== ember ==
==> flow/design.v <==
module ANDarray (regDst, ALUSrc, memToReg, regWrite, memRead, memWrite, branch, ALUOp1, ALUOp2, op);
	input[5:0] op;
	output regDst, ALUSrc, memToReg, regWrite, memRead, memWrite, branch, ALUOp1, ALUOp2;
	wire Rformat, lw, sw, beq;
	assign Rformat = (~op[0]) & (~op[1]) & (~op[2]) & (~op[3]) & (~op[4]) & (~op[5]), lw = (op[0]) & (op[1]) & (~op[2]) & (~op[3]) & (~op[4]) & (op[5]), sw = (op[0]) & (op[1]) & (~op[2]) & (op[3]) & (~op[4]) & (op[5]), beq = (~op[0]) & (~op[1]) & (op[2]) & (~op[3]) & (~op[4]) & (~op[5]);
	assign regDst = Rformat;
	assign ALUSrc = lw | sw;
	assign memToReg =  lw;
	assign regWrite = Rformat | lw;
	assign memRead = lw;
	assign memWrite = sw;
	assign branch = beq;
	assign ALUOp1 = Rformat;
	assign ALUOp2 = beq;
endmodule
module ALUControl(operation, ALUOp, ff);
	input[1:0] ALUOp;
	input [5:0] ff;
	output [2:0] operation;
	wire w0, w1, w2, w3;
	assign w0 = ff[0] | ff[3];
	assign operation[0] = ALUOp[1] & w0;
	assign w1 = ~ff[2];
	assign w2 = ~ALUOp[1];
	assign operation[1] = w2 | w1;
	assign w3 = ff[1] & ALUOp[1];
	assign operation[2] = w3 | ALUOp[0];
endmodule
module ALU32Bit(zero, carryOut, result, a, b, op);
	input [31:0] a, b;
	input [2:0] op;
	output reg [31:0] result;
	output zero, carryOut;
	reg carryOut;
	assign zero = (result == 0) ? 1 : 0;
	always @(a or b or op)
	begin
		carryOut = 1'b0;
		case(op)
			0: result = a & b;
			1: result = a | b;
			2: {carryOut, result[31:0]} = a + b;
			6: {carryOut, result[31:0]} = a - b;
			7: result = a < b ? 1 : 0;
			default: result = 0;
		endcase
	end
endmodule
module ALUUnit(clock, ALUOp, funct, a, b, result, zero, carryOut);
	input clock;
	input [1:0] ALUOp;
	input [5:0] funct;
	input [31:0] a, b;
	output reg [31:0] result;
	output reg zero, carryOut;
	reg [1:0] aluOpQ;
	reg [5:0] functQ;
	reg [31:0] aQ, bQ;
	wire [2:0] operation;
	wire [31:0] aluResult;
	wire aluZero, aluCarry;
	ALUControl ctl(operation, aluOpQ, functQ);
	ALU32Bit alu(aluZero, aluCarry, aluResult, aQ, bQ, operation);
	always @(posedge clock)
	begin
		aluOpQ <= ALUOp;
		functQ <= funct;
		aQ <= a;
		bQ <= b;
		result <= aluResult;
		zero <= aluZero;
		if (operation == 3'd2 || operation == 3'd6)
			carryOut <= aluCarry;
	end
endmodule
make LEC_CHECK=0 ABC_AREA=0 CAP_MARGIN=0 CELL_PAD_IN_SITES_DETAIL_PLACEMENT=1 CELL_PAD_IN_SITES_GLOBAL_PLACEMENT=2 CORE_ASPECT_RATIO=0.95 CORE_MARGIN=7 CORE_UTILIZATION=37 CTS_CLUSTER_DIAMETER=192 GPL_ROUTABILITY_DRIVEN=0 GPL_TIMING_DRIVEN=0 MAX_ROUTING_LAYER=met4 MIN_ROUTING_LAYER=met1 PLACE_DENSITY_LB_ADDON=0.13 SLEW_MARGIN=20 TNS_END_PERCENT=95 finish   # period 6.93 ns
run.sh (not shown) runs the stock make flow with config.mk's settings and CLKGATE_MAP_FILE=.
ember finished end to end and its layout was clean on timing, DRC and antenna.
### ember -> amber
Settings: GPL_ROUTABILITY_DRIVEN removed (was 0); CELL_PAD_IN_SITES_DETAIL_PLACEMENT removed (was 1); CORE_ASPECT_RATIO removed (was 0.95); CELL_PAD_IN_SITES_GLOBAL_PLACEMENT removed (was 2); CORE_UTILIZATION changed from 37 to 66; CTS_CLUSTER_DIAMETER removed (was 192); GPL_TIMING_DRIVEN changed from 0 to 1; MIN_ROUTING_LAYER removed (was met1); TNS_END_PERCENT changed from 95 to 100; PLACE_DENSITY_LB_ADDON removed (was 0.13); CORE_MARGIN changed from 7 to 2; the clock period (ns, I/O delays scaled along) changed from 6.93 to 2.78.
==> results <==
Run status, amber: aborted in 4_1_cts, error DPL-0038
Changes observed in amber relative to ember: placed wire-length estimate increased by 11% relative to the old numbers, cell count after placement increased by 79 relative to the old numbers, floorplan core area decreased by about 43% relative to the old numbers, die area decreased by about 50% relative to the old numbers.
Delta(core utilization at floorplan, amber - ember) > 0
Worst slack at placement deteriorates in amber relative to ember.
Input-level comparison between willow and amber:
Settings: a change of ABC_AREA from 0 to 1; an added CTS_CLUSTER_DIAMETER of 49; a change of CORE_UTILIZATION from 66 to 58; a change of TNS_END_PERCENT from 100 to 10; an added PLACE_DENSITY of 0.58; a change of the clock period (ns, I/O delays scaled along) from 2.78 to 2.42.
==> comparison <==
- The flow completed for willow, but it is not clean: the layout still shows negative setup slack.
- willow vs amber: placeable core region up by more than a quarter
- On willow: weighted congestion at the end of routability-driven global placement is about 1.8% lower than what amber gave.
- Max total half-perimeter wirelength after legalization and detailed placement across willow and amber: willow
- [diff] synthesized area, willow relative to amber: regression
- Post-synthesis chip area from yosys of willow exceeds that of amber by more than 10%.
- Synthesized cell count for willow is higher than for amber.
- Number of core rows, willow vs amber: up by more than 10%
- Lower die area among willow and amber: amber
Inputs modified between willow and onyx:
Settings: CTS_CLUSTER_DIAMETER no longer set, was 49; CAP_MARGIN now 20, was 0; ABC_AREA no longer set, was 1; PLACE_DENSITY no longer set, was 0.58; CORE_UTILIZATION now 40, was 58; GPL_TIMING_DRIVEN no longer set, was 1; TNS_END_PERCENT no longer set, was 10; MAX_ROUTING_LAYER no longer set, was met4; the clock period (ns, I/O delays scaled along) now 4.36, was 2.42.
### Flow results
onyx finished every step from synthesis to the final layout, and the layout passed the timing, DRC and antenna checks. willow reports its master of the slowest instance on the critical path as ha_1 while onyx reports or4_1. Between willow and onyx, the flow reports summed area of non-filler cells in the final layout decreasing by more than a quarter. Relative to willow, the worst stage delay on the critical path of onyx is higher by 0.06 ns. Against willow, overall routed net length in onyx came out better. Compared to willow, onyx shows a wider setup margin. willow → onyx: arrival time of data at the critical path endpoint higher, share of the clock period used by the worst path after layout lower, routed via count lower, routed length on met2 lower. The final reports for onyx and willow show met2 track demand over resource lower in the former. The area added between synthesis and finish of onyx falls short of that of willow by 23 points. Note that the non-clock buffer count recorded for onyx amounts to 0.36 times the value seen in willow.
